## run.sh

```bash
#!/bin/bash
# the make line also repeats each setting of config.mk as NAME=value (left out here)
make -C /OpenROAD-flow-scripts/flow DESIGN_CONFIG=/design/flow/config.mk WORK_HOME=/design/flow/orfs CLKGATE_MAP_FILE= finish
```

## config.mk

```make
export PLATFORM = sky130hd
export DESIGN_NAME = main
export DESIGN_NICKNAME = main
export VERILOG_FILES = /design/flow/design.v
export SDC_FILE = /design/flow/constraint.sdc
export NUM_CORES = 4
export LEC_CHECK = 0
export CAP_MARGIN = 20
export CORE_MARGIN = 2
export CORE_UTILIZATION = 21
export GPL_TIMING_DRIVEN = 0
export MAX_ROUTING_LAYER = met5
export PLACE_DENSITY_LB_ADDON = 0.25
export SLEW_MARGIN = 0
```

## constraint.sdc

```tcl
create_clock -name core_clock -period 4.96 [get_ports {clk}]
set_input_delay 0.9920 -clock core_clock [delete_from_list [all_inputs] [get_ports {clk}]]
set_output_delay 0.9920 -clock core_clock [all_outputs]
set_load 0.01 [all_outputs]
```

## design.v

```verilog
`timescale 1ns / 1ps
module main(
	input clk,
	input rst,
	input echo,
	input canal_serial_receptor,
	output canal_serial_transmisor,
	output servo1,
	output servo2,
	output servo3,
	output servo4,
	output servo5,
	output [7:0] leds,
	output trig,
	output [7:0] seg,
	output [3:0] an
    );	
		wire [8:0] distancia;
		wire [13:0] decimal;
		wire [7:0] ang_servo_1;
		wire [7:0] ang_servo_2;
		wire [7:0] ang_servo_3;
		wire [7:0] ang_servo_4;
		wire [7:0] ang_servo_5;
		assign leds = decimal[7:0];
		servo_pwm servo_pwm1 (
			.pos(ang_servo_1),  
			.clk(clk),
			.rst(rst),
			.servo_pulse(servo1)
		);
		servo_pwm servo_pwm2(
			.pos(ang_servo_2),  
			.clk(clk),
			.rst(rst),
			.servo_pulse(servo2)
		);
		servo_pwm servo_pwm3 (
			.pos(ang_servo_3),  
			.clk(clk),
			.rst(rst),
			.servo_pulse(servo3)
		);
		servo_pwm servo_pwm4 (
			.pos(ang_servo_4),  
			.clk(clk),
			.rst(rst),
			.servo_pulse(servo4)
		);
		servo_pwm servo_pwm5 (
			.pos(ang_servo_5),  
			.clk(clk),
			.rst(rst),
			.servo_pulse(servo5)
		);
		controlador_sensor_distancia controlador_sensor_distancia(
			.echo(echo),
			.clk(clk),
			.rst(rst),
			.distancia(distancia),
			.trig(trig)
		);
		controlador_etapa controlador_etapa(
			.distancia(distancia),
			.clk(clk),
			.rst(rst),
			.canal_serial_receptor(canal_serial_receptor),
			.decimal(decimal),
			.canal_serial_transmisor(canal_serial_transmisor),
			.ang_servo_1(ang_servo_1),
			.ang_servo_2(ang_servo_2),
			.ang_servo_3(ang_servo_3),
			.ang_servo_4(ang_servo_4),
			.ang_servo_5(ang_servo_5)
		);
		SevenSeg SevenSeg(
			.clk(clk),
			.rst(rst),
			.decimal({5'b00000, distancia}),
			.an(an),
			.seg(seg)
			);
endmodule
`timescale 1ns / 1ps
module servo_pwm(
  input [7:0] pos,
  input clk,  
  input rst,
  output reg servo_pulse
    );
  parameter ClkDiv = 195;     
  parameter init = 12'b000010001100;  
  reg [7:0] ClkCount;  
  reg ClkTick;
  reg [12:0] PulseCount;
  reg [11:0] count;
  always @(posedge clk) begin
	if (rst) ClkTick <= 0;
	else ClkTick <= (ClkCount==ClkDiv-2);
  end
  always @(posedge clk) begin
	if (rst) ClkCount <= 0;
	else if(ClkTick) ClkCount <= 0; else ClkCount <= ClkCount + 1;
  end
  always @(posedge clk) begin
	if (rst) PulseCount <= 0;
	else if(ClkTick) begin
		PulseCount <= PulseCount + 1;
		if (PulseCount == 5128) begin  
			PulseCount <= 0;
		end
	end
  end
  always @(*) count = init +  {4'b0000, pos} +  {4'b0000, pos} ;
  always @(posedge clk) begin
	if (rst) servo_pulse <= 0;
	else servo_pulse <= (PulseCount < count);
  end
endmodule
`timescale 1ns / 1ps
module controlador_sensor_distancia(
		input echo,
		input clk,
		input rst,
		output reg trig,
		output reg [18:0] distancia,
		output reg timeout,
		output reg [2:0] state,
		output [13:0] decimal
    );
	 parameter ENVIANDO_PULSO = 0, RECIBIENDO_PULSO = 1, ESPERANDO_PULSO = 2, EN_ESPERA = 3, DELAY= 4;
	 parameter tiempo10us = 500, TIMEOUT = 20000, TIEMPO_DELAY = 20000;
	 reg [35:0] contador_10us;
	 reg [35:0] contador_echo;
	 reg [35:0] contador_en_espera;
	 reg [18:0] distancia_temporal;
	 reg [30:0] contador_timeout;
	 reg [30:0] cont_delay;
	 reg [31:0] distancias_anteriores[4:0];
	 always @(posedge clk) begin : seq
		reg [18:0] distancia_v;
		reg  trig_v;
		distancia_v = distancia;
		trig_v = trig;
		if (rst) begin
			state = ENVIANDO_PULSO;
			contador_10us = 0;
			contador_echo = 0;
			contador_en_espera = 0;
			trig_v = 0;
			contador_timeout = 0;
			timeout = 0;
			distancia_v = 0;
			distancia_temporal = 0;
			cont_delay = 0;
			distancias_anteriores[0] = 0;
			distancias_anteriores[1] = 0;
			distancias_anteriores[2] = 0;
			distancias_anteriores[3] = 0;
			distancias_anteriores[4] = 0;
		end else if (state == ENVIANDO_PULSO) begin
			trig_v = 1;
			contador_10us = contador_10us + 1;
			if (contador_10us >= tiempo10us) begin
				trig_v = 0;
				contador_10us = 0;
				contador_timeout = 0;
				state = ESPERANDO_PULSO;
			end
		end else if (state == ESPERANDO_PULSO) begin
			contador_timeout = contador_timeout + 1;
			if (echo) begin
				state = RECIBIENDO_PULSO;
				contador_echo = 0;
			end else if (contador_timeout >= TIMEOUT) begin
				state = ENVIANDO_PULSO;
			end 
		end else if (state == RECIBIENDO_PULSO) begin
			contador_echo = contador_echo + 1;
			if (!echo) begin
				state = EN_ESPERA;
				contador_en_espera = 0;
			end
		end else if (state == EN_ESPERA) begin
			if(contador_en_espera < contador_echo) begin
				contador_en_espera = contador_en_espera + 2900;  
				distancia_temporal = distancia_temporal + 1;
			end
			else if (distancia_temporal < 35 && distancia_temporal >4) begin
				distancias_anteriores[0] = distancias_anteriores[1];
				distancias_anteriores[1] = distancias_anteriores[2];
				distancias_anteriores[2] = distancias_anteriores[3];
				distancias_anteriores[3] = distancias_anteriores[4];
				distancias_anteriores[4] = distancia_temporal - 1;
				if (distancias_anteriores[0] == distancias_anteriores[1] && 
					distancias_anteriores[1] == distancias_anteriores[2] && 
					distancias_anteriores[2] == distancias_anteriores[3] && 
					distancias_anteriores[3] == distancias_anteriores[4]) begin
					distancia_v = distancias_anteriores[4];
				end		
				distancia_temporal = 0;
				contador_echo = 0;
				contador_en_espera = 0;
				state = DELAY;
			end else begin
				distancia_temporal = 0;
				contador_echo = 0;
				contador_en_espera = 0;
				state = DELAY;
			end
		end
		else if (state == DELAY) begin
			if (cont_delay == TIEMPO_DELAY) begin
				state = ENVIANDO_PULSO;
				cont_delay = 0;
			end else cont_delay = cont_delay + 1;
		end
			distancia <= distancia_v;
		trig <= trig_v;
	end
	assign decimal = distancia;
endmodule
`timescale 1ns / 1ps
module controlador_etapa(
		input [8:0] distancia,  
		input clk,
		input rst,
		input canal_serial_receptor,
		output [13:0] decimal,
		output canal_serial_transmisor,
		output [7:0] ang_servo_1,
		output [7:0] ang_servo_2,
		output [7:0] ang_servo_3,
		output [7:0] ang_servo_4,
		output [7:0] ang_servo_5
    );
	 wire [7:0] recepcion_ang_2, recepcion_ang_3, recepcion_ang_4;
	 wire [8:0] distancia_para_mapear;
	 wire [7:0] distancia_mapeada;
	 assign distancia_para_mapear = (distancia >= 5) ?  distancia - 5: 0;
	 parameter x5cm = 0, z5cm = 110, x0cm = 0, z0cm = 0, y0cm = 0;
	 parameter xpunto = 127;
	 wire [7:0] ypunto;
	 parameter tiempo_espera = 1000;
	 parameter limite_distancia_superior = 14;
	 parameter limite_distancia_inferior = 4;
	 parameter BUSCANDO_SUBIENDO = 0, BUSCANDO_BAJANDO = 1, PESCANDO_OBJETO = 2, LEVANTANDO_OBJETO = 3,DEJANDO_OBJETO = 4, IDLE = 5;
	 reg [7:0] x, y, z;
	 reg [25:0] cont_x, cont_y;
	 reg [7:0] cont_angulo_y;
	 reg [25:0] cont_divider;
	 assign ang_servo_1 = cont_angulo_y;
	 assign ang_servo_2 = recepcion_ang_2;
	 assign ang_servo_3 = recepcion_ang_3;
	 assign ang_servo_4 = recepcion_ang_4;
	 assign ang_servo_5 = 128;
	 assign ypunto = cont_angulo_y > 128 ? 64 : 192;
	 wire tick_transmisor;
	 wire tick_receptor;
	 wire clk_div_transmisor;
	 wire clk_div_receptor;
	 reg [3:0] state;
	 assign decimal = state;
	 receptor_serial receptor_serial(
			.clk(clk),
			.rst(rst),
			.en(tick_receptor),
			.canal_serial(canal_serial_receptor),
			.angulo_servo_2(recepcion_ang_2),
			.angulo_servo_3(recepcion_ang_3),
			.angulo_servo_4(recepcion_ang_4)
		);
	transmisor_serial transmisor_serial(
		 .clk(clk),
		 .rst(rst),
		 .en(tick_transmisor),
		 .x(x),
		 .y(y),
		 .z(z),
		.canal_serial(canal_serial_transmisor)
    );
		clockDivider clockDivider_transmisor(
			.clock(clk),
			.rst(rst),
			.constante(16'd1000),
			.clk(clk_div_transmisor),
			.tick(tick_transmisor)
		);
		clockDivider clockDivider_receptor(
			.clock(clk),
			.rst(rst),
			.constante(16'd50),
			.clk(clk_div_receptor),
			.tick(tick_receptor)
		);
		ROM_mapeo_distancia ROM_mapeo_distancia(
			.distancia(distancia_para_mapear),
			.distancia_mapeada(distancia_mapeada)
		);
	 always @(posedge clk) begin : seq
		reg [7:0] x_v;
		reg [7:0] y_v;
		reg [7:0] z_v;
		reg [7:0] cont_angulo_y_v;
		reg [3:0] state_v;
		x_v = x;
		y_v = y;
		z_v = z;
		cont_angulo_y_v = cont_angulo_y;
		state_v = state;
		if (rst) begin
			x_v = 0;
			y_v = 0;
			z_v = 90;
			state_v = BUSCANDO_SUBIENDO;
			cont_divider = 0;
			cont_angulo_y_v = 0;
			cont_x = 0;
			cont_y = 0;
		end else
		case(state_v)
			BUSCANDO_SUBIENDO: begin
				cont_divider = cont_divider + 1;
				if (distancia <= limite_distancia_superior && distancia >= limite_distancia_inferior) begin
					state_v = PESCANDO_OBJETO;
					x_v = distancia_mapeada;
				end
				else if (cont_divider == tiempo_espera) begin
					cont_divider = 0;
					cont_angulo_y_v = cont_angulo_y_v + 1;
					if (cont_angulo_y_v == 255) state_v = BUSCANDO_BAJANDO;
				end
			end
			BUSCANDO_BAJANDO: begin
				cont_divider = cont_divider + 1;
				if (distancia <= limite_distancia_superior && distancia >= limite_distancia_inferior) begin
					state_v = PESCANDO_OBJETO;
					x_v = distancia_mapeada;
				end
				else if (cont_divider == tiempo_espera) begin
					cont_divider = 0;
					cont_angulo_y_v = cont_angulo_y_v - 1;
					if (cont_angulo_y_v == 0) state_v = BUSCANDO_SUBIENDO;
				end
			end
			PESCANDO_OBJETO: begin
				if (cont_x == tiempo_espera) begin
					cont_x = 0;
					if (x_v == distancia_mapeada) begin
						if (z_v == z0cm) begin
							state_v = LEVANTANDO_OBJETO;
						end else z_v = z_v - 1;
					end else x_v = x_v + 1;
				end else cont_x = cont_x + 1;
			end
			LEVANTANDO_OBJETO: begin
				if (cont_x == tiempo_espera) begin
					cont_x = 0;
					if (z_v == z5cm) begin
						if (x_v == x5cm) begin
							state_v = DEJANDO_OBJETO;
						end else x_v = x_v - 1;
					end else z_v = z_v + 1;
				end else cont_x = cont_x + 1;
			end
			DEJANDO_OBJETO: begin
				if (cont_x == tiempo_espera) begin
					if (x_v == xpunto) begin
						state_v = IDLE;
					end else if (x_v < xpunto) x_v = x_v + 1;
					else x_v = x_v -1;
				end else cont_x = cont_x + 1;
			end
			IDLE: begin
				if (cont_x == tiempo_espera) begin
					cont_x = 0;
					if (z_v == z5cm) begin
						if (x_v == x5cm) begin
							z_v = 90;
							state_v = BUSCANDO_SUBIENDO;
						end else x_v = x_v - 1;
					end else z_v = z_v + 1;
				end else cont_x = cont_x + 1;
			end
		endcase
		x <= x_v;
		y <= y_v;
		z <= z_v;
		cont_angulo_y <= cont_angulo_y_v;
		state <= state_v;
	end
endmodule
`timescale 1ns / 1ps
module receptor_serial(
		input clk,
		input rst,
		input en,
		input canal_serial,
		output reg [7:0] angulo_servo_1,
		output reg [7:0] angulo_servo_2,
		output reg [7:0] angulo_servo_3,
		output reg [7:0] angulo_servo_4,
		output reg [2:0] state
    );
	 reg [5:0] cont_data;
	 reg [6:0] cont_nivelacion;
	 reg [5:0] cont_50;
	 reg [1:0] cont_servo;
	 reg [31:0] data;
	 reg listo;
	 parameter STAND_BY = 3'b000, LEVELING_CLOCK = 3'b011, RECEIVING = 3'b001, HOLA = 3'b010;
	 parameter ciclo = 10;
	 parameter nivelacion = 14;
	 parameter num_datos = 8;
	 always @(posedge clk) begin : seq
		reg [7:0] angulo_servo_1_v;
		reg [7:0] angulo_servo_2_v;
		reg [7:0] angulo_servo_3_v;
		reg [7:0] angulo_servo_4_v;
		angulo_servo_1_v = angulo_servo_1;
		angulo_servo_2_v = angulo_servo_2;
		angulo_servo_3_v = angulo_servo_3;
		angulo_servo_4_v = angulo_servo_4;
	  if (rst) begin
		state = STAND_BY;
		cont_data = 0;
		cont_nivelacion = 1;
		cont_50 =ciclo;
		listo = 0;
		cont_servo =0;
		data = 0;
		angulo_servo_1_v = 0;
		angulo_servo_2_v = 0;
		angulo_servo_3_v = 0;
		angulo_servo_4_v = 0;
	  end else if (en) begin
		 if (listo) begin
			case(cont_servo)
				1: angulo_servo_1_v = data[7:0];
				2: angulo_servo_2_v = data[7:0];
				3: angulo_servo_3_v = data[7:0];
				0: angulo_servo_4_v = data[7:0];
			endcase
		 end
		 case(state)
			STAND_BY: begin
				if (!canal_serial) state = LEVELING_CLOCK;
			end
			LEVELING_CLOCK: begin
				if (cont_nivelacion == nivelacion) begin
					state = RECEIVING;
					cont_nivelacion = 1;
					cont_50 = ciclo;
				end else cont_nivelacion = cont_nivelacion + 1;
			end	
			RECEIVING: begin
				if (cont_50 == ciclo) begin
					cont_50 = 1;
					if (cont_data == num_datos) begin
						cont_servo = cont_servo + 1;
						state = STAND_BY;
						listo = 1;
						cont_data = 0;
					end else if (cont_data < num_datos) begin
						listo = 0;
						data[cont_data] = canal_serial;
						cont_data = cont_data + 1;
					end  
				end else cont_50 = cont_50 + 1;
			end
			HOLA: begin
				state = STAND_BY;
			end
		 endcase
	  end
		angulo_servo_1 <= angulo_servo_1_v;
		angulo_servo_2 <= angulo_servo_2_v;
		angulo_servo_3 <= angulo_servo_3_v;
		angulo_servo_4 <= angulo_servo_4_v;
	end
endmodule
`timescale 1ns / 1ps
module transmisor_serial(
		input clk,
		input rst,
		input en,  
		input [7:0] x,
		input [7:0] y,
		input [7:0] z,
		output reg canal_serial,
		output [13:0] decimal
    );
	 reg [5:0] cont_data;
	 reg [18:0] cont_delay;
	 reg state;
	 wire [29:0] data;
	 assign data = {1'b1,z,1'b0,1'b1,y,1'b0,1'b1,x,1'b0};
	 parameter IDLE = 1'b0, TR = 1'b1;
	 parameter DELAY_IDLE = 30;
	 always @(posedge clk) begin
		if (rst) begin
			state = TR;
			cont_data = 0;
			cont_delay = 0;
			canal_serial = 0;
		end else if (en) begin
		case(state)
			TR: begin
				canal_serial = data[cont_data];
				cont_data = cont_data + 1;
				if (cont_data ==30) begin
					cont_data = 0;
					state = IDLE;
				end
			end
			IDLE: begin
				canal_serial = 1;
				cont_delay = cont_delay + 1;
				if (cont_delay == DELAY_IDLE) begin  
					state = TR;
					cont_delay = 0;
				end
			end
		endcase
		end
	 end
	 assign decimal = cont_data;
endmodule
`timescale 1ns / 1ps
module clockDivider(
    input clock,
    input rst,
	 input [15:0] constante,
    output reg clk,
    output tick
    );
	reg [25:0] count;
	assign tick = (count == constante) && !clk;
	always @(posedge(clock)) begin
		if (rst) begin
			count <= 0;
			clk <= 0;
		end
		else if (count == constante) begin
			count <= 0;
			clk <= ~clk;
		end
		else begin
			count <= count + 1;
		end
	end
endmodule
`timescale 1ns / 1ps
`default_nettype none
module ROM_mapeo_distancia(distancia, distancia_mapeada);
input [8:0] distancia;
output reg [7:0] distancia_mapeada;
always @(*)
begin
	case (distancia)
		9'd0: distancia_mapeada = 0;
		9'd1: distancia_mapeada = 26;
		9'd2: distancia_mapeada = 51;
		9'd3: distancia_mapeada = 77;
		9'd4: distancia_mapeada = 102;
		9'd5: distancia_mapeada = 128;
		9'd6: distancia_mapeada = 153;
		9'd7: distancia_mapeada = 179;
		9'd8: distancia_mapeada = 204;
		9'd9: distancia_mapeada = 230;
		default: distancia_mapeada = 255;
	endcase
end
endmodule
`default_nettype wire
module SevenSeg(
		input clk,
		input rst,
		input [13:0] decimal,
		output [3:0] an,
		output [7:0] seg
    );
	 wire [15:0] bcd_out;
	 bcd decToBCD (
		.decimal(decimal),
		.bcd_out(bcd_out)
	 );
	 seven_seg BCDTo7Seg(
		.clk(clk),
		.rst(rst),
		.bcd_in(bcd_out),
		.seg(seg),
		.an(an)
	 );
endmodule
module bcd(
  decimal,
  bcd_out
);
  input 	 [13:0] decimal;
  output reg [15:0] bcd_out;
  reg [29:0] memreg;
  integer index;
  always @ (decimal) begin
    memreg [29:14] = 0;
    memreg [13:0] = decimal;
    for(index=0; index < 14; index = index+1)
      begin
        if(memreg[29:26] > 4) begin
          memreg[29:26] = memreg[29:26] + 3;
        end
        if(memreg[25:22] > 4) begin
          memreg[25:22] = memreg[25:22] + 3;
        end
        if(memreg[21:18] > 4) begin
          memreg[21:18] = memreg[21:18] + 3;
        end
        if(memreg[17:14] > 4) begin
          memreg[17:14] = memreg[17:14] + 3;
        end
        memreg = memreg << 1;
      end
    bcd_out = memreg[29:14];
  end
endmodule
module seven_seg(
	  clk,
	  rst,
	  bcd_in,
	  seg,
	  an
	);
  input 	[15:0]	bcd_in;
  input clk;
  input rst;
  output reg [7:0] seg;
  output [3:0] an;
	reg [15:0] disp_ctr;
	reg [6:0] sseg;
	reg [3:0] an_temp;
  	always @ (posedge(clk))
	begin
	  if (rst) begin
		disp_ctr = 0;
		an_temp = 4'b1111;
		sseg = 0;
		seg = 8'b11111111;
	  end else begin
		disp_ctr = disp_ctr + 1;
		if (disp_ctr >= 49999) begin
			an_temp = 4'b1110;
			sseg = bcd_in[3:0];
		end else if (disp_ctr <= 12499) begin
			an_temp = 4'b1101;
			sseg = bcd_in[7:4];
		end else if (disp_ctr <= 24999) begin
			an_temp = 4'b1011;
			sseg = bcd_in[11:8];
		end else if (disp_ctr <= 37499) begin
			an_temp = 4'b0111;
			sseg = bcd_in[15:12];
		end
		begin
		case(sseg)
			0:		seg = 8'b11000000;
			1:		seg = 8'b11111001;
			2:		seg = 8'b10100100;
			3:		seg = 8'b10110000;
			4:		seg = 8'b10011001;
			5:		seg = 8'b10010010;
			6:		seg = 8'b10000010;
			7:		seg = 8'b11111000;
			8:		seg = 8'b10000000;
			9:		seg = 8'b10011000;
			default:	seg = 8'b11111111;
		  endcase
		end
	  end
	end
	assign an = an_temp;
endmodule
```

==> out/summary.txt, run 1 <==
clk buf depth -> 3
DR vias -> 32700
R2R depth -> 27
combinational cell power -> 0.433 mW
Reg2Reg Launch Point -> controlador_sensor_distancia.distancia[7]$_SDFFE_PP0P_
R2R Setup Slk -> 0.14 ns
number of enable flip-flop cells -> 0
sequential area share after synthesis -> 34.8%
Logic pwr share -> 3.6%
Ports -> 31
Mapped Area -> 0.0373 mm²
hold path startpoint -> SevenSeg.BCDTo7Seg.sseg[6]$_SDFF_PP0_
Hold Crit Depth -> 1
Power, Total -> 12.1 mW
Clock Pin Slew Worst Setup and Hold Paths -> 0.06 ns
CP top delay family -> AND-OR/OR-AND gates
yosys cell count -> 4647
Ys Warns -> 11
WP data required -> 5.53 ns
xor+xnor area frac -> 9.88%
nets@finish -> 4994
Die ar. -> 0.181 mm²
initial antenna violation count -> 3
post-route ant nets -> 0
H-tree depth -> 3
Clock group -> 6.35 mW
Clk network pwr share -> 52.6%
CTS tree -> done
Hold Buf Count CTS -> 0
# Max-Cap Violations -> 0
P per Cell Area -> 272 mW/mm²
Hold Vio Cnt, Final -> 0
ys flop type -> dfxtp_1
Final Max Tran Viols -> 0
WL/cell -> 14.2 µm
die y size -> 426 µm
detailed placer's ending HPWL -> 73100 µm
FFs w/ async S/R, synth -> 0%
Post-synth top cells -> 690 x nor2_1, 648 x dfxtp_1, 365 x nand2_1
largest net degree at the start of global routing -> 13
vias in the first global route -> 30600
Top area cell types -> dfxtp_1 35%, nor2_1 6.9%, ha_1 6.1%, xnor2_1 5.5%, xor2_1 4.4%
clk sinks -> 648
startpoint types -> flop
Seq pwr share -> 43.8%
# rows -> 154
cell count along the critical path -> 27
Yosys chip area -> 0.0373 mm²
status -> timing/DRC/antenna clean
leading power group -> the clock network
Port Buffers -> 24
final worst-path cycle share -> 97.3%
CTS Buf Count -> 82
WP buf/inv -> 6
gpl congestion -> 0.816
clk latency late pin -> 0.69 ns
CP Max Fanout -> 7
comb area leader -> simple AND/OR/NAND/NOR gates
gr usage total -> 11.0%
DRC Markers -> 0
vias per cell -> 4.54
worst path arrival time -> 5.40 ns
Synth Area in Simple Gates -> 27.4%
Peak Freq -> 207 MHz
Synth Register Bits -> 648
crit end category -> flop
Log Warnings -> 84
Pleak -> 16.4 nW
Congestion Overflow GR -> 0
Hold Crit Class -> reg -> reg
measured slew at the worst slew-check pin -> 1.06 ns
seq pwr -> 5.28 mW
type of the worst setup path -> reg -> reg
final WL -> 102000 µm
aoi share -> 14.1%
root cell of the clock tree -> clkbuf_16
cell taking the most area after synthesis -> dfxtp_1
core footprint -> 0.176 mm²
slowest CP cell -> nor3_4
Initial DRT Pass Iterations -> 7
Synth Area in Adders -> 6.10%
cell count after synthesis -> 4647
Worst slew margin -> 29.0%
worst setup path start -> controlador_sensor_distancia.distancia[7]$_SDFFE_PP0P_
design area -> 0.0443 mm²
worst hold endpoint -> SevenSeg.BCDTo7Seg.sseg[6]$_SDFF_PP0_
slowest cell delay on critical path -> 0.37 ns
Initial DRC Count -> 1694
VDD IR max -> 0.000248 V
most numerous cell in the Yosys netlist -> nor2_1
Mux area share -> 3.67%
Finish-stage setup viols -> 0
FP Util -> 21.2%
Layout area overhead -> 18.7%
Area after DPL -> 0.0407 mm²
Net Sw Frac -> 24.1%
worst flop-to-flop path endpoint -> SevenSeg.BCDTo7Seg.seg[3]$_SDFF_PP1_
post-layout min period -> 4.82 ns
Syn Area/Cell -> 8.03 µm²
global-route wire length before repair -> 165000 µm
synth unique cells -> 111
Worst Setup EP -> SevenSeg.BCDTo7Seg.seg[3]$_SDFF_PP1_
Pint -> 9.17 mW
Net Sw Power -> 2.91 mW
RSZ-0062 raised after global routing -> true
Largest type area fraction -> 34.8%
die width -> 426 µm
Final Skew -> 0.0221 ns
[timing repair]
| action | 4_1_cts | 5_1_grt |
|---|---|---|
| gates resized | 42 | 62 |
| buffers inserted | 18 | 21 |
| gates cloned | 0 | 1 |
| pin swaps | 13 | 35 |
| endpoints found under the setup margin | 9 | 7 |
[per-stage QoR]
stage	TNS [ns]	setup slack, ns	utilization (%)	cells	hold slack [ns]
final	0	0.136	25.1	7218	0.458
after global routing	-0.166	-0.0936	25.1	7216	0.487
after CTS	0	0.0245	24.9	7190	0.459
after detailed placement	-55.31	-0.663	23.1	7021	0.439
after global placement	-152.53	-1.41	23.0	7015	0.438
after floorplan	0	0.0302	-	4651	0.421
[final cells by class]
cell class	instances	area, µm²
inverters	167	637
repair buffers	74	671
plain buffers	216	926
well taps	2340	2930
fillers	19200	132000
clock buffers	113	2330
multi-input cells	3619	23300
diodes	3	7.51
clock inverters	38	522
flip-flops and latches	648	13000
[per-layer routing]
| metal | vias up | track usage, % | routed length, µm |
|---|---|---|---|
| li1 | 16700 | - | - |
| met1 | 15400 | 15.1 | 50800 |
| met2 | 448 | 17.7 | 45500 |
| met3 | 136 | 1.73 | 3610 |
| met4 | 2 | 3.30 | 2320 |
| met5 | - | 0 | 13 |
==> run 2: changes to the inputs <==
- CORE_UTILIZATION: 21 -> 40
- GPL_TIMING_DRIVEN: 0 -> default
- MAX_ROUTING_LAYER: met5 -> default
- PLACE_DENSITY_LB_ADDON: 0.25 -> default
- SLEW_MARGIN: 0 -> 20
- clock period: 4.96 -> 7.49 ns (I/O delays scaled with it)
==> run 2 against run 1 <==
Largest cell class unchanged. Die size is 47% lower. Critical path type unchanged. Cell count is 19% lower. First-iteration DRC count is 6.2% higher. Non-clock buffer count is 245 lower.
==> out/summary.txt, run 2 <==
status -> timing/DRC/antenna clean
WP data required -> 7.98 ns (+2.45 ns)
DR vias -> 31200 (-4.6%)
worst flop-to-flop path endpoint -> SevenSeg.BCDTo7Seg.seg[0]$_SDFF_PP1_
Layout area overhead -> 10.5%
Clock Pin Slew Worst Setup and Hold Paths -> 0.06 ns (about the same)
Yosys chip area -> 0.0373 mm² (unchanged)
Pint -> 5.96 mW (-35%)
FFs w/ async S/R, synth -> 0% (unchanged)
Synth Register Bits -> 648 (unchanged)
hold path startpoint -> SevenSeg.BCDTo7Seg.sseg[5]$_SDFF_PP0_
cell count after synthesis -> 4647 (unchanged)
Pleak -> 15.7 nW (-4.1%)
CTS resizes -> 0 (-100%)
Seq pwr share -> 45.3% (+1.5 points)
VDD IR max -> 0.000182 V (-27%)
H-tree depth -> 3 (unchanged)
# Max-Cap Violations -> 0 (unchanged)
slowest CP cell -> xor2_1
Setup Buffers After CTS -> 0 (-18)
R2R Setup Slk -> 0.65 ns (+0.52 ns)
Top area cell types -> dfxtp_1 35%, nor2_1 6.9%, ha_1 6.1%, xnor2_1 5.5%, xor2_1 4.4%
measured slew at the worst slew-check pin -> 0.984 ns (-0.0814 ns)
R2R depth -> 26 (-3.7%)
Worst Setup EP -> SevenSeg.BCDTo7Seg.seg[0]$_SDFF_PP1_
largest net degree at the start of global routing -> 131 (+118)
Largest type area fraction -> 34.8% (unchanged)
Synth Area in Simple Gates -> 27.4% (unchanged)
type of the worst setup path -> reg -> reg
Initial DRC Count -> 1799 (+6.2%)
root cell of the clock tree -> clkbuf_16
# rows -> 112 (-27%)
Log Warnings -> 85 (+1.2%)
crit end category -> flop
combinational cell power -> 0.221 mW (-49%)
CP Max Fanout -> 14 (+7)
Hold Buf Count CTS -> 0 (unchanged)
sequential area share after synthesis -> 34.8% (unchanged)
Initial DRT Pass Iterations -> 7 (unchanged)
global-route wire length before repair -> 138000 µm (-16%)
Setup Total Neg Slack -> 0 ns (unchanged)
clk buf depth -> 3 (unchanged)
Peak Freq -> 146 MHz (-29%)
Finish-stage setup viols -> 0 (unchanged)
worst hold endpoint -> SevenSeg.BCDTo7Seg.sseg[5]$_SDFF_PP0_
Clk network pwr share -> 51.8% (-0.8 points)
Hold Crit Depth -> 1 (unchanged)
die width -> 309 µm (-27%)
gr usage total -> 16.6% (+5.6 points)
post-layout min period -> 6.84 ns (+2.01 ns)
Ports -> 31 (unchanged)
WP buf/inv -> 4 (-2)
cell count along the critical path -> 26 (-3.7%)
nets@finish -> 4747 (-4.9%)
Mapped Area -> 0.0373 mm² (unchanged)
post-route ant nets -> 0 (unchanged)
Congestion Overflow GR -> 0 (unchanged)
Post-synth top cells -> 690 x nor2_1, 648 x dfxtp_1, 365 x nand2_1
comb area leader -> simple AND/OR/NAND/NOR gates
initial antenna violation count -> 0 (-3)
Net Sw Frac -> 23.1% (-1.0 points)
design area -> 0.0412 mm² (-6.9%)
die y size -> 309 µm (-27%)
Area after DPL -> 0.0385 mm² (-5.5%)
Logic pwr share -> 2.9% (-0.7 points)
leading power group -> the clock network
vias per cell -> 5.31 (+17%)
Fill cells -> 9171 (-52%)
detailed placer's ending HPWL -> 53600 µm (-27%)
Worst slew margin -> 34.3% (+5.3 points)
final worst-path cycle share -> 91.3% (-6.0 points)
Syn Area/Cell -> 8.03 µm² (unchanged)
worst setup path start -> controlador_sensor_distancia.distancia[6]$_SDFFE_PP0P_
Port Buffers -> 24 (unchanged)
xor+xnor area frac -> 9.88% (unchanged)
aoi share -> 14.1% (unchanged)
FP Util -> 40.2% (+19 points)
RSZ-0062 raised after global routing -> false
Die ar. -> 0.0958 mm² (-47%)
seq pwr -> 3.51 mW (-34%)
Net Sw Power -> 1.79 mW (-39%)
CTS tree -> done
Final Skew -> 0.0235 ns (+0.00135 ns)
P per Cell Area -> 188 mW/mm² (-31%)
synth unique cells -> 111 (unchanged)
slowest cell delay on critical path -> 0.75 ns (+0.38 ns)
Hold Crit Class -> reg -> reg
Ys Warns -> 11 (unchanged)
CTS Buf Count -> 80 (-2.4%)
number of enable flip-flop cells -> 0 (unchanged)
clk sinks -> 648 (unchanged)
clk latency late pin -> 0.65 ns (-0.04 ns)
WL/cell -> 13.6 µm (-4.0%)
CP top delay family -> AND-OR/OR-AND gates
Inserted Diodes -> 0 (-3)
Final Max Tran Viols -> 0 (unchanged)
vias in the first global route -> 28900 (-5.6%)
core footprint -> 0.0929 mm² (-47%)
gpl congestion -> 0.822 (+0.80%)
DRC Markers -> 0 (unchanged)
startpoint types -> flop
Hold Vio Cnt, Final -> 0 (unchanged)
Reg2Reg Launch Point -> controlador_sensor_distancia.distancia[6]$_SDFFE_PP0P_
Synth Area in Adders -> 6.10% (unchanged)
cell taking the most area after synthesis -> dfxtp_1
most numerous cell in the Yosys netlist -> nor2_1
Clock group -> 4.01 mW (-37%)
final WL -> 79900 µm (-22%)
ys flop type -> dfxtp_1
yosys cell count -> 4647 (unchanged)
worst path arrival time -> 7.33 ns (+1.93 ns)
Mux area share -> 3.67% (unchanged)
-- run 2: cell type report --
| type | count | area (µm²) | area share [%] |
|---|---|---|---|
| multi-input combinational | 3619 | 22900 | 55.5 |
| sequential | 648 | 13000 | 31.5 |
| clock buffer | 113 | 2350 | 5.69 |
| tap | 1254 | 1570 | 3.80 |
| inverter | 167 | 627 | 1.52 |
| clock inverter | 34 | 434 | 1.05 |
| timing repair buffer | 45 | 415 | 1.01 |
-- run 2: metal layers --
metal | up-vias | routed length, µm | global-route usage (%)
met3 | 113 | 2790 | 2.51
met2 | 433 | 35000 | 26.6
met5 | - | 0 | 0
li1 | 16200 | - | -
met4 | 0 | 1610 | 4.34
met1 | 14500 | 40500 | 23.2
-- run 2: per-stage QoR --
| stage | setup slack (ns) | total power, mW | hold slack (ns) | utilization [%] | instances |
|---|---|---|---|---|---|
| 4_1_cts | 0.734 | 7.89 | 0.455 | 44.4 | 5880 |
| 5_1_grt | 0.146 | 8.04 | 0.470 | 44.4 | 5880 |
| 2_1_floorplan | 2.17 | 3.74 | 0.421 | - | 4651 |
| 3_3_place_gp | 0.861 | 3.81 | 0.436 | 41.4 | 5733 |
| 3_5_place_dp | 0.786 | 3.81 | 0.437 | 41.4 | 5733 |
| 6_report | 0.653 | 7.74 | 0.450 | 44.4 | 5880 |
==> run 3: changes to the inputs <==
- CORE_UTILIZATION: 40 -> 72
- MAX_ROUTING_LAYER: default -> met4
- clock period: 7.49 -> 4.97 ns (I/O delays scaled with it)
==> run 3 against run 2 <==
Worst hold slack better by 0.0025 ns. Core utilization is 36 points higher. Non-clock buffer count is 67 higher. Area after synthesis stayed put. Cell count is 9.0% lower. Power is 45% higher. Die size is 44% lower.
==> out/summary.txt, run 3 <==
root cell of the clock tree -> clkbuf_16
gr usage total -> 30.7% (+14 points)
Post-synth top cells -> 690 x nor2_1, 648 x dfxtp_1, 365 x nand2_1
ys flop type -> dfxtp_1
WP data required -> 5.45 ns (-2.53 ns)
Final Max Tran Viols -> 0 (unchanged)
Hold Buf Count CTS -> 0 (unchanged)
Yosys chip area -> 0.0373 mm² (unchanged)
crit end category -> flop
CTS Buf Count -> 70 (-13%)
FFs w/ async S/R, synth -> 0% (unchanged)
Final Core Density -> 80.1% (+36 points)
largest net degree at the start of global routing -> 90 (-31%)
Final Skew -> 0.0240 ns (+0.000479 ns)
worst path arrival time -> 5.38 ns (-1.95 ns)
sequential area share after synthesis -> 34.8% (unchanged)
Syn Area/Cell -> 8.03 µm² (unchanged)
CP Max Fanout -> 7 (-7)
Ys Warns -> 11 (unchanged)
Net Sw Power -> 2.45 mW (+37%)
Pint -> 8.80 mW (+48%)
Post-Place Setup Slack -> -0.0264 ns (-0.812 ns)
measured slew at the worst slew-check pin -> 0.927 ns (-0.0568 ns)
DR vias -> 32400 (+3.6%)
cell taking the most area after synthesis -> dfxtp_1
worst setup margin -> 0.0697 ns (-0.583 ns)
RSZ-0062 raised after global routing -> true
clk sinks -> 648 (unchanged)
Hold Crit Class -> reg -> reg
most frequent CP cell -> ha_4
DRC Markers -> 0 (unchanged)
Log Warnings -> 86 (+1.2%)
Pleak -> 15.9 nW (+1.4%)
# rows -> 83 (-26%)
most numerous cell in the Yosys netlist -> nor2_1
Die ar. -> 0.0537 mm² (-44%)
slowest cell delay on critical path -> 0.36 ns (-0.39 ns)
FP Util -> 72.8% (+33 points)
Reg2Reg Launch Point -> controlador_sensor_distancia.distancia[7]$_SDFFE_PP0P_
Net Sw Frac -> 21.8% (-1.3 points)
status -> timing/DRC/antenna clean
post-layout min period -> 4.90 ns (-1.94 ns)
slowest CP cell -> mux2_4
Synth Area in Adders -> 6.10% (unchanged)
Hold Crit Depth -> 1 (unchanged)
xor+xnor area frac -> 9.88% (unchanged)
Clk network pwr share -> 50.0% (-1.8 points)
Top area cell types -> dfxtp_1 35%, nor2_1 6.9%, ha_1 6.1%, xnor2_1 5.5%, xor2_1 4.4%
post-route ant nets -> 0 (unchanged)
combinational cell power -> 0.338 mW (+53%)
Hold Vio Cnt, Final -> 0 (unchanged)
Finish-stage setup viols -> 0 (unchanged)
final WL -> 81800 µm (+2.3%)
worst setup path start -> controlador_sensor_distancia.distancia[7]$_SDFFE_PP0P_
die width -> 232 µm (-25%)
comb area leader -> simple AND/OR/NAND/NOR gates
# Max-Cap Violations -> 0 (unchanged)
synth unique cells -> 111 (unchanged)
WL/cell -> 15.3 µm (+12%)
Logic pwr share -> 3.0% (about the same)
worst flop-to-flop path endpoint -> SevenSeg.BCDTo7Seg.seg[3]$_SDFF_PP1_
vias per cell -> 6.05 (+14%)
Power, Total -> 11.3 mW (+45%)
hold path startpoint -> SevenSeg.BCDTo7Seg.sseg[4]$_SDFF_PP0_
global-route wire length before repair -> 138000 µm (about the same)
VDD IR max -> 0.000295 V (+62%)
R2R depth -> 26 (unchanged)
number of enable flip-flop cells -> 0 (unchanged)
clk buf depth -> 3 (unchanged)
cell count along the critical path -> 26 (unchanged)
H-tree depth -> 3 (unchanged)
Initial DRT Pass Iterations -> 6 (-1)
cell count after synthesis -> 4647 (unchanged)
Mux area share -> 3.67% (unchanged)
WP buf/inv -> 4 (unchanged)
seq pwr -> 5.29 mW (+51%)
leading power group -> the clock network
Inserted Diodes -> 0 (unchanged)
Seq pwr share -> 47.0% (+1.7 points)
CP top delay family -> AND-OR/OR-AND gates
die y size -> 232 µm (-25%)
Synth Area in Simple Gates -> 27.4% (unchanged)
worst hold endpoint -> SevenSeg.BCDTo7Seg.sseg[4]$_SDFF_PP0_
Hold Worst Slack -> 0.453 ns (+0.00246 ns)
initial antenna violation count -> 0 (unchanged)
R2R Setup Slk -> 0.07 ns (-0.58 ns)
Clock group -> 5.63 mW (+40%)
P per Cell Area -> 274 mW/mm² (+46%)
Port Buffers -> 24 (unchanged)
Worst slew margin -> 36.6% (+2.3 points)
Inst Count DP -> 5219 (-9.0%)
detailed placer's ending HPWL -> 53300 µm (-0.56%)
final worst-path cycle share -> 98.6% (+7.3 points)
CTS tree -> done
Mapped Area -> 0.0373 mm² (unchanged)
core footprint -> 0.0513 mm² (-45%)
aoi share -> 14.1% (unchanged)
Peak Freq -> 204 MHz (+40%)
type of the worst setup path -> reg -> reg
Clock Pin Slew Worst Setup and Hold Paths -> 0.06 ns (about the same)
yosys cell count -> 4647 (unchanged)
Synth Register Bits -> 648 (unchanged)
Worst Setup EP -> SevenSeg.BCDTo7Seg.seg[3]$_SDFF_PP1_
design area -> 0.0411 mm² (-0.37%)
nets@finish -> 4804 (+1.2%)
Initial DRC Count -> 2087 (+16%)
Largest type area fraction -> 34.8% (unchanged)
startpoint types -> flop
Setup Total Neg Slack -> 0 ns (unchanged)
Congestion Overflow GR -> 0 (unchanged)
Area after DPL -> 0.0382 mm² (-0.62%)
fin cells -> 5349 (-9.0%)
vias in the first global route -> 29900 (+3.3%)
Ports -> 31 (unchanged)
gpl congestion -> 0.909 (+11%)
Layout area overhead -> 10.1%
clk latency late pin -> 0.61 ns (-0.04 ns)
==> run 3: routing by layer <==
layer	vias up	global-route usage, %	wire length (µm)
met1	15200	39.3	37700
met2	619	51.7	39400
met3	143	3.96	3130
li1	16400	-	-
met5	-	-	0
met4	0	7.05	1490
==> run 3: final cells by class <==
type / count / area (µm²)
clock buffers: 90 / 1990
flip-flops and latches: 648 / 13000
well taps: 680 / 851
multi-input cells: 3619 / 23200
fillers: 3625 / 10200
repair buffers: 112 / 928
inverters: 167 / 632
clock inverters: 33 / 519
==> run 3: what timing repair did <==
action	CTS	global route
gates resized	4	66
buffers inserted	0	7
pin swaps	0	26
setup endpoints to repair	2	8
==> run 4: changes to the inputs <==
- ABC_AREA: default -> 1
- SLEW_MARGIN: 20 -> 5
- clock period: 4.97 -> 4.24 ns (I/O delays scaled with it)
==> run 4 against run 3 <==
Still clean. Clock skew is 0.0013 ns higher. Combinational power is 27% lower. Sequential cell count stayed put.
==> out/summary.txt, run 4 <==
most numerous cell in the Yosys netlist -> nand2_1
WP data required -> 4.71 ns (-0.74 ns)
Worst Setup EP -> SevenSeg.BCDTo7Seg.seg[0]$_SDFF_PP1_
crit end category -> flop
CTS Buf Count -> 72 (+2.9%)
R2R depth -> 39 (+50%)
# rows -> 83 (unchanged)
Net Sw Power -> 2.71 mW (+10%)
VDD IR max -> 0.000357 V (+21%)
Seq pwr share -> 48.6% (+1.6 points)
core footprint -> 0.0511 mm² (-0.40%)
Port Buffers -> 24 (unchanged)
vias in the first global route -> 31000 (+3.6%)
Clock Pin Slew Worst Setup and Hold Paths -> 0.06 ns (about the same)
clk buf depth -> 3 (unchanged)
gpl congestion -> 0.905 (-0.44%)
Final Skew -> 0.0252 ns (+0.00126 ns)
Mapped Area -> 0.0371 mm² (-0.53%)
design area -> 0.0407 mm² (-0.95%)
combinational cell power -> 0.246 mW (-27%)
ys flop type -> dfxtp_1
most frequent CP cell -> nand2_2
seq pwr -> 6.14 mW (+16%)
slowest cell delay on critical path -> 0.37 ns (about the same)
Top area cell types -> dfxtp_1 35%, nand2_1 7.9%, inv_1 7.1%, nor2_1 6.4%, ha_1 6.1%
Post-synth top cells -> 786 x nand2_1, 703 x inv_1, 648 x dfxtp_1
final WL -> 80700 µm (-1.2%)
Fill cells -> 3810 (+5.1%)
clk sinks -> 648 (unchanged)
post-layout min period -> 4.05 ns (-0.847 ns)
cell count along the critical path -> 39 (+50%)
fin cells -> 5953 (+11%)
Reg2Reg Launch Point -> controlador_sensor_distancia.distancia[7]$_SDFFE_PP0P_
Yosys chip area -> 0.0371 mm² (-0.53%)
vias per cell -> 5.63 (-7.0%)
cell taking the most area after synthesis -> dfxtp_1
P per Cell Area -> 310 mW/mm² (+13%)
nets@finish -> 5403 (+12%)
CTS tree -> done
Inserted Diodes -> 0 (unchanged)
Final Max Tran Viols -> 0 (unchanged)
Hold Buf Count CTS -> 0 (unchanged)
xor+xnor area frac -> 7.43% (-2.4 points)
Congestion Overflow GR -> 0 (unchanged)
aoi share -> 13.9% (-0.12 points)
Hold Worst Slack -> 0.420 ns (-0.0333 ns)
CP top delay family -> simple AND/OR/NAND/NOR gates
die y size -> 231 µm (-0.26%)
yosys cell count -> 5190 (+12%)
Mux area share -> 0% (-3.7 points)
number of enable flip-flop cells -> 0 (unchanged)
Peak Freq -> 247 MHz (+21%)
Layout area overhead -> 9.63%
worst hold endpoint -> servo_pwm1.ClkTick$_SDFF_PP0_
cell count after synthesis -> 5190 (+12%)
Power, Total -> 12.6 mW (+12%)
Ports -> 31 (unchanged)
Hold Crit Depth -> 1 (unchanged)
Ys Warns -> 11 (unchanged)
worst setup path start -> controlador_sensor_distancia.distancia[7]$_SDFFE_PP0P_
gr usage total -> 30.5% (-0.25 points)
Post-Place Setup Slack -> -0.133 ns (-0.107 ns)
FFs w/ async S/R, synth -> 0% (unchanged)
Pint -> 9.92 mW (+13%)
comb area leader -> simple AND/OR/NAND/NOR gates
Synth Area in Adders -> 6.13% (+0.033 points)
Inst Count DP -> 5803 (+11%)
final worst-path cycle share -> 95.6% (-3.0 points)
synth unique cells -> 76 (-32%)
FP Util -> 72.7% (-0.094 points)
Synth Register Bits -> 648 (unchanged)
Setup Total Neg Slack -> 0 ns (unchanged)
die width -> 231 µm (-0.26%)
initial antenna violation count -> 0 (unchanged)
leading power group -> the clock network
slowest CP cell -> dfxtp_4
post-route ant nets -> 0 (unchanged)
largest net degree at the start of global routing -> 85 (-5.6%)
sequential area share after synthesis -> 34.9% (+0.19 points)
hold path startpoint -> servo_pwm1.ClkCount[3]$_SDFF_PP0_
worst path arrival time -> 4.53 ns (-0.85 ns)
Log Warnings -> 85 (-1.2%)
measured slew at the worst slew-check pin -> 1.01 ns (+0.0856 ns)
Clock group -> 6.24 mW (+11%)
Final Core Density -> 79.7% (-0.44 points)
Net Sw Frac -> 21.5% (-0.35 points)
Hold Vio Cnt, Final -> 0 (unchanged)
DRC Markers -> 0 (unchanged)
root cell of the clock tree -> clkbuf_16
Area after DPL -> 0.0379 mm² (-0.75%)
WP buf/inv -> 8 (+4)
Logic pwr share -> 1.9% (-1.1 points)
Die ar. -> 0.0534 mm² (-0.53%)
clk latency late pin -> 0.61 ns (about the same)
status -> timing/DRC/antenna clean
type of the worst setup path -> reg -> reg
Clk network pwr share -> 49.4% (-0.6 points)
worst flop-to-flop path endpoint -> SevenSeg.BCDTo7Seg.seg[0]$_SDFF_PP1_
Syn Area/Cell -> 7.15 µm² (-11%)
Initial DRC Count -> 2280 (+9.2%)
startpoint types -> flop
worst setup margin -> 0.187 ns (+0.117 ns)
R2R Setup Slk -> 0.19 ns (+0.12 ns)
Hold Crit Class -> reg -> reg
global-route wire length before repair -> 138000 µm (-0.40%)
Worst slew margin -> 32.3% (-4.4 points)
detailed placer's ending HPWL -> 55800 µm (+4.7%)
WL/cell -> 13.6 µm (-11%)
Initial DRT Pass Iterations -> 6 (unchanged)
Synth Area in Simple Gates -> 28.7% (+1.2 points)
Largest type area fraction -> 34.9% (+0.19 points)
DR vias -> 33500 (+3.5%)
Finish-stage setup viols -> 0 (unchanged)
# Max-Cap Violations -> 0 (unchanged)
Pleak -> 16.1 nW (+1.3%)
CP Max Fanout -> 6 (-1)
H-tree depth -> 3 (unchanged)
[run 4: layout make-up]
type	count	area, µm²	area share [%]
timing repair buffer	70	616	1.51
tap	680	851	2.09
clock buffer	103	2120	5.21
inverter	736	2780	6.82
sequential	648	13000	31.9
clock inverter	27	258	0.633
multi-input combinational	3689	21100	51.8
[run 4: timing repair]
action / CTS / global route
setup endpoints to repair: 5 / 9
gates resized: 8 / 51
buffers inserted: 2 / 18
cloned: 0 / 0
pin swaps: 1 / 21
[run 4: metal layers]
metal | wire [µm] | share of wire (%) | GRT usage, % | vias up
li1 | - | - | - | 17300
met5 | 0 | 0 | - | -
met3 | 3240 | 4.0 | 3.79 | 147
met4 | 1620 | 2.0 | 7.94 | 0
met2 | 38500 | 48 | 51.6 | 696
met1 | 37400 | 46 | 38.6 | 15300
==> run 5: changes to the inputs <==
- CTS_CLUSTER_DIAMETER: default -> 313
- CTS_CLUSTER_SIZE: default -> 15
- MAX_ROUTING_LAYER: met4 -> default
- SETUP_SLACK_MARGIN: default -> 0.38
- SLEW_MARGIN: 5 -> 20
- clock period: 4.24 -> 4.16 ns (I/O delays scaled with it)
==> run 5 against run 4 <==
Critical path depth decreased by 3. Global-route usage decreased by 1.7 points. Worst hold slack improved by 0.016 ns. Clock power shrank 31%. Sequential cell count is the same. Sequential power is 2% higher. Core utilization fell by 1.6 points. Critical path type unchanged.
==> out/summary.txt, run 5 <==
hold path startpoint -> SevenSeg.BCDTo7Seg.sseg[5]$_SDFF_PP0_
fin cells -> 5889 (-1.1%)
CP top delay family -> simple AND/OR/NAND/NOR gates
WP buf/inv -> 8 (unchanged)
aoi share -> 13.9% (unchanged)
Synth Register Bits -> 648 (unchanged)
Port Buffers -> 24 (unchanged)
Largest type area fraction -> 34.9% (unchanged)
status -> timing/DRC/antenna clean
Net Sw Power -> 2.35 mW (-13%)
type of the worst setup path -> reg -> reg
startpoint types -> flop
Initial DRT Pass Iterations -> 6 (unchanged)
worst setup path start -> controlador_sensor_distancia.distancia[6]$_SDFFE_PP0P_
clk sinks -> 648 (unchanged)
Clock group -> 4.32 mW (-31%)
root cell of the clock tree -> clkbuf_16
R2R depth -> 36 (-7.7%)
gr usage total -> 28.8% (-1.7 points)
seq pwr -> 6.26 mW (+2%)
Synth Area in Simple Gates -> 28.7% (unchanged)
cell count after synthesis -> 5190 (unchanged)
clk latency late pin -> 0.61 ns (about the same)
largest net degree at the start of global routing -> 85 (unchanged)
Hold Crit Class -> reg -> reg
xor+xnor area frac -> 7.43% (unchanged)
combinational cell power -> 0.244 mW (about the same)
Finish-stage setup viols -> 0 (unchanged)
comb area leader -> simple AND/OR/NAND/NOR gates
Pleak -> 15.7 nW (-2.5%)
synth unique cells -> 76 (unchanged)
CTS tree -> done
final WL -> 79200 µm (-1.9%)
vias per cell -> 5.62 (-0.16%)
post-route ant nets -> 0 (unchanged)
Setup Total Neg Slack -> 0 ns (unchanged)
H-tree depth -> 2 (-1)
cell taking the most area after synthesis -> dfxtp_1
cell count along the critical path -> 36 (-7.7%)
Logic pwr share -> 2.3% (+0.4 points)
Yosys chip area -> 0.0371 mm² (unchanged)
initial antenna violation count -> 0 (unchanged)
Mapped Area -> 0.0371 mm² (unchanged)
logic area -> 0.0213 mm² (+0.74%)
P per Cell Area -> 271 mW/mm² (-13%)
DRC Markers -> 0 (unchanged)
DR vias -> 33100 (-1.2%)
Reg2Reg Launch Point -> controlador_sensor_distancia.distancia[6]$_SDFFE_PP0P_
die y size -> 231 µm (unchanged)
number of enable flip-flop cells -> 0 (unchanged)
Hold Vio Cnt, Final -> 0 (unchanged)
post-layout min period -> 3.95 ns (-0.0996 ns)
Clk network pwr share -> 39.9% (-9.5 points)
clk buf depth -> 3 (unchanged)
WP data required -> 4.65 ns (-0.06 ns)
ys flop type -> dfxtp_1
measured slew at the worst slew-check pin -> 1.02 ns (+0.00584 ns)
Hold Buf Count CTS -> 0 (unchanged)
Hold Crit Depth -> 2 (+1)
detailed placer's ending HPWL -> 54900 µm (-1.6%)
Log Warnings -> 86 (+1.2%)
Post-synth top cells -> 786 x nand2_1, 703 x inv_1, 648 x dfxtp_1
slowest cell delay on critical path -> 0.33 ns (-0.04 ns)
Initial DRC Count -> 2138 (-6.2%)
Inst Count DP -> 5800 (-0.052%)
Ys Warns -> 11 (unchanged)
Pint -> 8.46 mW (-15%)
leading power group -> registers
final worst-path cycle share -> 95.0% (-0.56 points)
Worst Setup EP -> SevenSeg.BCDTo7Seg.seg[0]$_SDFF_PP1_
FP Util -> 72.7% (unchanged)
worst flop-to-flop path endpoint -> SevenSeg.BCDTo7Seg.seg[0]$_SDFF_PP1_
most frequent CP cell -> nand2_4
Fill cells -> 3961 (+4.0%)
VDD IR max -> 0.000410 V (+15%)
Peak Freq -> 253 MHz (+2.5%)
vias in the first global route -> 30600 (-1.1%)
# rows -> 83 (unchanged)
core footprint -> 0.0511 mm² (unchanged)
Mux area share -> 0% (unchanged)
Worst slew margin -> 31.6% (-0.66 points)
worst path arrival time -> 4.45 ns (-0.08 ns)
sequential area share after synthesis -> 34.9% (unchanged)
yosys cell count -> 5190 (unchanged)
Synth Area in Adders -> 6.13% (unchanged)
Net Sw Frac -> 21.8% (+0.31 points)
Ports -> 31 (unchanged)
Congestion Overflow GR -> 0 (unchanged)
Syn Area/Cell -> 7.15 µm² (unchanged)
crit end category -> flop
Seq pwr share -> 57.8% (+9.2 points)
R2R Setup Slk -> 0.21 ns (+0.02 ns)
Top area cell types -> dfxtp_1 35%, nand2_1 7.9%, inv_1 7.1%, nor2_1 6.4%, ha_1 6.1%
slowest CP cell -> dfxtp_2
RSZ-0062 raised after global routing -> true
Post-Place Setup Slack -> 0.0197 ns (+0.153 ns)
global-route wire length before repair -> 135000 µm (-2.0%)
FF+latch area -> 0.0130 mm² (about the same)
FFs w/ async S/R, synth -> 0% (unchanged)
Final Skew -> 0.0173 ns (-0.00797 ns)
Final Max Tran Viols -> 0 (unchanged)
WL/cell -> 13.4 µm (-0.86%)
worst hold endpoint -> SevenSeg.BCDTo7Seg.sseg[5]$_SDFF_PP0_
CTS Buf Count -> 49 (-32%)
CP Max Fanout -> 5 (-1)
nets@finish -> 5393 (-0.19%)
Inserted Diodes -> 0 (unchanged)
Die ar. -> 0.0534 mm² (unchanged)
die width -> 231 µm (unchanged)
most numerous cell in the Yosys netlist -> nand2_1
gpl congestion -> 0.900 (-0.59%)
Layout area overhead -> 7.37%
Clock Pin Slew Worst Setup and Hold Paths -> 0.07 ns (about the same)
worst setup margin -> 0.207 ns (+0.0196 ns)
# Max-Cap Violations -> 0 (unchanged)
-- run 5: what timing repair did --
item / 4_1_cts / 5_1_grt
gates resized: 35 / 48
buffers inserted: 27 / 9
pin swaps: 23 / 35
endpoints found under the setup margin: 8 / 31
hold endpoints to repair: 0 / 0
-- run 5: layer usage --
metal / vias up / track usage [%] / wire, µm
met4: 0 / 7.30 / 1620
met2: 644 / 51.1 / 38100
met5: - / 0 / 0
met3: 127 / 2.66 / 2890
li1: 17200 / - / -
met1: 15100 / 37.5 / 36600
-- run 5: stage by stage --
step	cell area, µm²	hold slack [ns]	util (%)	power (mW)
detailed placement	37900	0.427	74.2	6.64
CTS	39600	0.438	77.5	10.9
finish	39900	0.435	78.0	10.8
global route	39900	0.471	78.0	11.1
global placement	37900	0.414	74.2	6.63
floorplan	37200	0.398	-	6.57
-- run 5: cell type report --
| cell class | instances | share of cell area, % |
|---|---|---|
| Multi-Input combinational cell | 3689 | 53.3 |
| Sequential cell | 648 | 32.6 |
| Inverter | 736 | 6.96 |
| Clock buffer | 51 | 3.20 |
| Tap cell | 680 | 2.13 |
| Timing Repair Buffer | 83 | 1.77 |
| Clock inverter | 2 | 0.0628 |
==> run 6: changes to the inputs <==
- ABC_AREA: 1 -> default
- CELL_PAD_IN_SITES_DETAIL_PLACEMENT: default -> 2
- CORE_UTILIZATION: 72 -> 40
- CTS_CLUSTER_DIAMETER: 313 -> default
- CTS_CLUSTER_SIZE: 15 -> default
- MIN_ROUTING_LAYER: default -> met2
- PLACE_DENSITY: default -> 0.93
- SETUP_SLACK_MARGIN: 0.38 -> default
- clock period: 4.16 -> 10.0 ns (I/O delays scaled with it)
==> run 6 against run 5 <==
The flow now stops in global routing. Synthesized cell count decreased by 10%. Die size increased by 79%. Area after synthesis increased by 0.54%.
==> out/summary.txt, run 6 <==
status -> stopped before the end
Last stage -> global routing
Err -> [ERROR GRT-0116] Global routing finished with congestion. Check the congestion regions in the DRC Viewer.
cell taking the most area after synthesis -> dfxtp_1
core footprint -> 0.0929 mm² (+82%)
root cell of the clock tree -> clkbuf_16
sequential area share after synthesis -> 34.8% (-0.19 points)
Ports -> 31 (unchanged)
# rows -> 112 (+35%)
Port Buffers -> 24 (unchanged)
Ys Warns -> 11 (unchanged)
CTS Buf Count -> 75 (+53%)
H-tree depth -> 3 (+1)
Setup Buffers After CTS -> 0 (-100%)
Synth Register Bits -> 648 (unchanged)
Inst Count DP -> 5730 (-1.2%)
FP Util -> 40.2% (-32 points)
die width -> 309 µm (+34%)
die y size -> 309 µm (+34%)
gpl congestion -> 0.894 (-0.61%)
Synth Area in Simple Gates -> 27.4% (-1.2 points)
Hold Buf Count CTS -> 0 (unchanged)
Yosys chip area -> 0.0373 mm² (+0.54%)
Top area cell types -> dfxtp_1 35%, nor2_1 6.9%, ha_1 6.1%, xnor2_1 5.5%, xor2_1 4.4%
synth unique cells -> 111 (+46%)
detailed placer's ending HPWL -> 198000 µm (+260%)
Mapped Area -> 0.0373 mm² (+0.54%)
Syn Area/Cell -> 8.03 µm² (+12%)
Post-synth top cells -> 690 x nor2_1, 648 x dfxtp_1, 365 x nand2_1
most numerous cell in the Yosys netlist -> nor2_1
Synth Area in Adders -> 6.10% (-0.033 points)
xor+xnor area frac -> 9.88% (+2.4 points)
clk sinks -> 648 (unchanged)
aoi share -> 14.1% (+0.12 points)
yosys cell count -> 4647 (-10%)
Congestion Overflow GR -> 7575
FFs w/ async S/R, synth -> 0% (unchanged)
CTS resizes -> 0 (-100%)
Die ar. -> 0.0958 mm² (+79%)
Mux area share -> 3.67% (+3.7 points)
cell count after synthesis -> 4647 (-10%)
Largest type area fraction -> 34.8% (-0.19 points)
number of enable flip-flop cells -> 0 (unchanged)
comb area leader -> simple AND/OR/NAND/NOR gates
ys flop type -> dfxtp_1
gr usage total -> 105%
clk buf depth -> 3 (unchanged)
-- run 6: per-layer routing --
| metal | GRT overflow | GRT usage (%) |
|---|---|---|
| met2 | 3871 | 111 |
| met5 | 305 | 93.0 |
| met1 | - | - |
| met4 | 1356 | 99.2 |
| met3 | 2043 | 103 |
-- run 6: stage by stage --
step | util, % | setup slack, ns | area (µm²)
4_1_cts | 44.3 | 0.443 | 41200
3_3_place_gp | 41.4 | 3.11 | 38400
3_5_place_dp | 41.4 | 0.777 | 38400
2_1_floorplan | - | 4.68 | 37300
==> run 7: changes to the inputs <==
- ABC_AREA: default -> 1
- CAP_MARGIN: 20 -> 10
- CELL_PAD_IN_SITES_DETAIL_PLACEMENT: 2 -> default
- CORE_MARGIN: 2 -> 10
- CORE_UTILIZATION: 40 -> 30
- CTS_CLUSTER_DIAMETER: default -> 246
- PLACE_DENSITY: 0.93 -> default
- PLACE_DENSITY_LB_ADDON: default -> 0.15
- clock period: 10.0 -> 10.4 ns (I/O delays scaled with it)
==> run 7 against run 6 <==
The run now finishes clean. Synthesized cell count is 12% higher. Area after synthesis is 0.53% lower. Die size is 44% higher.
==> out/summary.txt, run 7 <==
Initial DRC Count -> 4786
measured slew at the worst slew-check pin -> 0.992 ns
Pint -> 4.33 mW
Ports -> 31 (unchanged)
slowest cell delay on critical path -> 0.41 ns
R2R depth -> 35
Post-synth top cells -> 786 x nand2_1, 703 x inv_1, 648 x dfxtp_1
logic area -> 0.0209 mm²
Top area cell types -> dfxtp_1 35%, nand2_1 7.9%, inv_1 7.1%, nor2_1 6.4%, ha_1 6.1%
GR Layer Usage met3 -> 28.8%
Hold Crit Depth -> 2
Setup Buffers After CTS -> 0 (unchanged)
cell taking the most area after synthesis -> dfxtp_1
die width -> 372 µm (+20%)
# Max-Cap Violations -> 0
global-route wire length before repair -> 151000 µm
clk buf depth -> 3 (unchanged)
clk sinks -> 648 (unchanged)
gpl congestion -> 0.795 (-11%)
most numerous cell in the Yosys netlist -> nand2_1
routing usage on met2 -> 21.6%
Net Sw Power -> 1.28 mW
Mapped Area -> 0.0371 mm² (-0.53%)
Worst slew margin -> 33.6%
FP Util -> 30.1% (-10 points)
Die ar. -> 0.138 mm² (+44%)
aoi share -> 13.9% (-0.12 points)
Final Skew -> 0.0338 ns
Finish-stage setup viols -> 0
Initial DRT Pass Iterations -> 10
P per Cell Area -> 134 mW/mm²
Hold Vio Cnt, Final -> 0
DRC Markers -> 0
detailed placer's ending HPWL -> 62600 µm (-68%)
Synth Area in Simple Gates -> 28.7% (+1.2 points)
Ys Warns -> 11 (unchanged)
Final Core Density -> 33.9%
comb area leader -> simple AND/OR/NAND/NOR gates
worst path arrival time -> 5.06 ns
crit end category -> flop
gr usage total -> 19.4%
WP buf/inv -> 7
number of enable flip-flop cells -> 0 (unchanged)
Reg2Reg Launch Point -> controlador_sensor_distancia.distancia[6]$_SDFFE_PP0P_
worst flop-to-flop path endpoint -> SevenSeg.BCDTo7Seg.seg[3]$_SDFF_PP1_
seq pwr -> 2.51 mW
final worst-path cycle share -> 43.4%
vias in the first global route -> 48100
RSZ-0062 raised after global routing -> false
Pleak -> 16.2 nW
Congestion Overflow GR -> 0
post-route ant nets -> 0
hold path startpoint -> SevenSeg.BCDTo7Seg.sseg[5]$_SDFF_PP0_
post-layout min period -> 4.51 ns
core footprint -> 0.123 mm² (+33%)
final WL -> 91500 µm
Logic pwr share -> 1.8%
Synth Register Bits -> 648 (unchanged)
cell count after synthesis -> 5190 (+12%)
type of the worst setup path -> reg -> reg
Setup Total Neg Slack -> 0 ns
initial antenna violation count -> 0
Mux area share -> 0% (-3.7 points)
yosys cell count -> 5190 (+12%)
largest net degree at the start of global routing -> 86
slowest CP cell -> dfxtp_1
R2R Setup Slk -> 5.89 ns
WL/cell -> 13.3 µm
xor+xnor area frac -> 7.43% (-2.4 points)
root cell of the clock tree -> clkbuf_16
Clk network pwr share -> 53.6%
busiest layer in global routing -> met3
CTS tree -> done
worst setup path start -> controlador_sensor_distancia.distancia[6]$_SDFFE_PP0P_
FFs w/ async S/R, synth -> 0% (unchanged)
Hold Crit Class -> reg -> reg
Yosys chip area -> 0.0371 mm² (-0.53%)
worst hold endpoint -> SevenSeg.BCDTo7Seg.sseg[5]$_SDFF_PP0_
Port Buffers -> 24 (unchanged)
Synth Area in Adders -> 6.13% (+0.033 points)
Log Warnings -> 83
die y size -> 372 µm (+20%)
combinational cell power -> 0.101 mW
Largest type area fraction -> 34.9% (+0.19 points)
nets@finish -> 5382
Syn Area/Cell -> 7.15 µm² (-11%)
VDD IR max -> 0.000112 V
Hold Buf Count CTS -> 0 (unchanged)
startpoint types -> flop
Peak Freq -> 222 MHz
sequential area share after synthesis -> 34.9% (+0.19 points)
synth unique cells -> 76 (-32%)
Clock group -> 3.01 mW
WP data required -> 10.95 ns
Seq pwr share -> 44.6%
cell count along the critical path -> 35
CTS resizes -> 0 (unchanged)
Worst Setup EP -> SevenSeg.BCDTo7Seg.seg[3]$_SDFF_PP1_
leading power group -> the clock network
Clock Pin Slew Worst Setup and Hold Paths -> 0.06 ns
# rows -> 129 (+15%)
CTS Buf Count -> 83 (+11%)
Fill cells -> 13400
Net Sw Frac -> 22.9%
vias per cell -> 6.67
FF+latch area -> 0.0130 mm²
Layout area overhead -> 12.7%
clk latency late pin -> 0.68 ns
CP top delay family -> simple AND/OR/NAND/NOR gates
GRT met1 Usage -> 0%
DR vias -> 46000
status -> timing/DRC/antenna clean
most frequent CP cell -> nand2_1
Final Max Tran Viols -> 0
H-tree depth -> 3 (unchanged)
ys flop type -> dfxtp_1
CP Max Fanout -> 5
[run 7: metrics by stage]
stage                     total power, mW  instance area [µm²]  instances  worst slack [ns]  hold WS, ns
after global placement               2.66                39000       6748              5.40        0.423
after floorplan                      2.63                37100       5194              6.44        0.398
after global routing                 5.83                41800       6894              5.29        0.455
after detailed placement             2.66                39000       6748              5.42        0.423
after CTS                            5.70                41800       6894              5.90        0.437
final                                5.61                41800       6895              5.89        0.436
[run 7: area by class of cell]
type                       instances  area share [%]
multi-input combinational       3689            49.9
antenna                            1         0.00598
sequential                       648            31.0
clock buffer                     116            5.84
timing repair buffer              38           0.837
tap                             1637            4.90
clock inverter                    30           0.891
inverter                         736            6.62
[run 7: metal layers]
layer	up-vias	part of all wire [%]	wire [µm]
met2	11300	53	48700
met1	17100	0	0
met4	2	4.2	3870
li1	17100	-	-
met3	511	42	38900
met5	-	0.028	26
Power figures rest on the tool's default switching activity, not on a simulated workload.
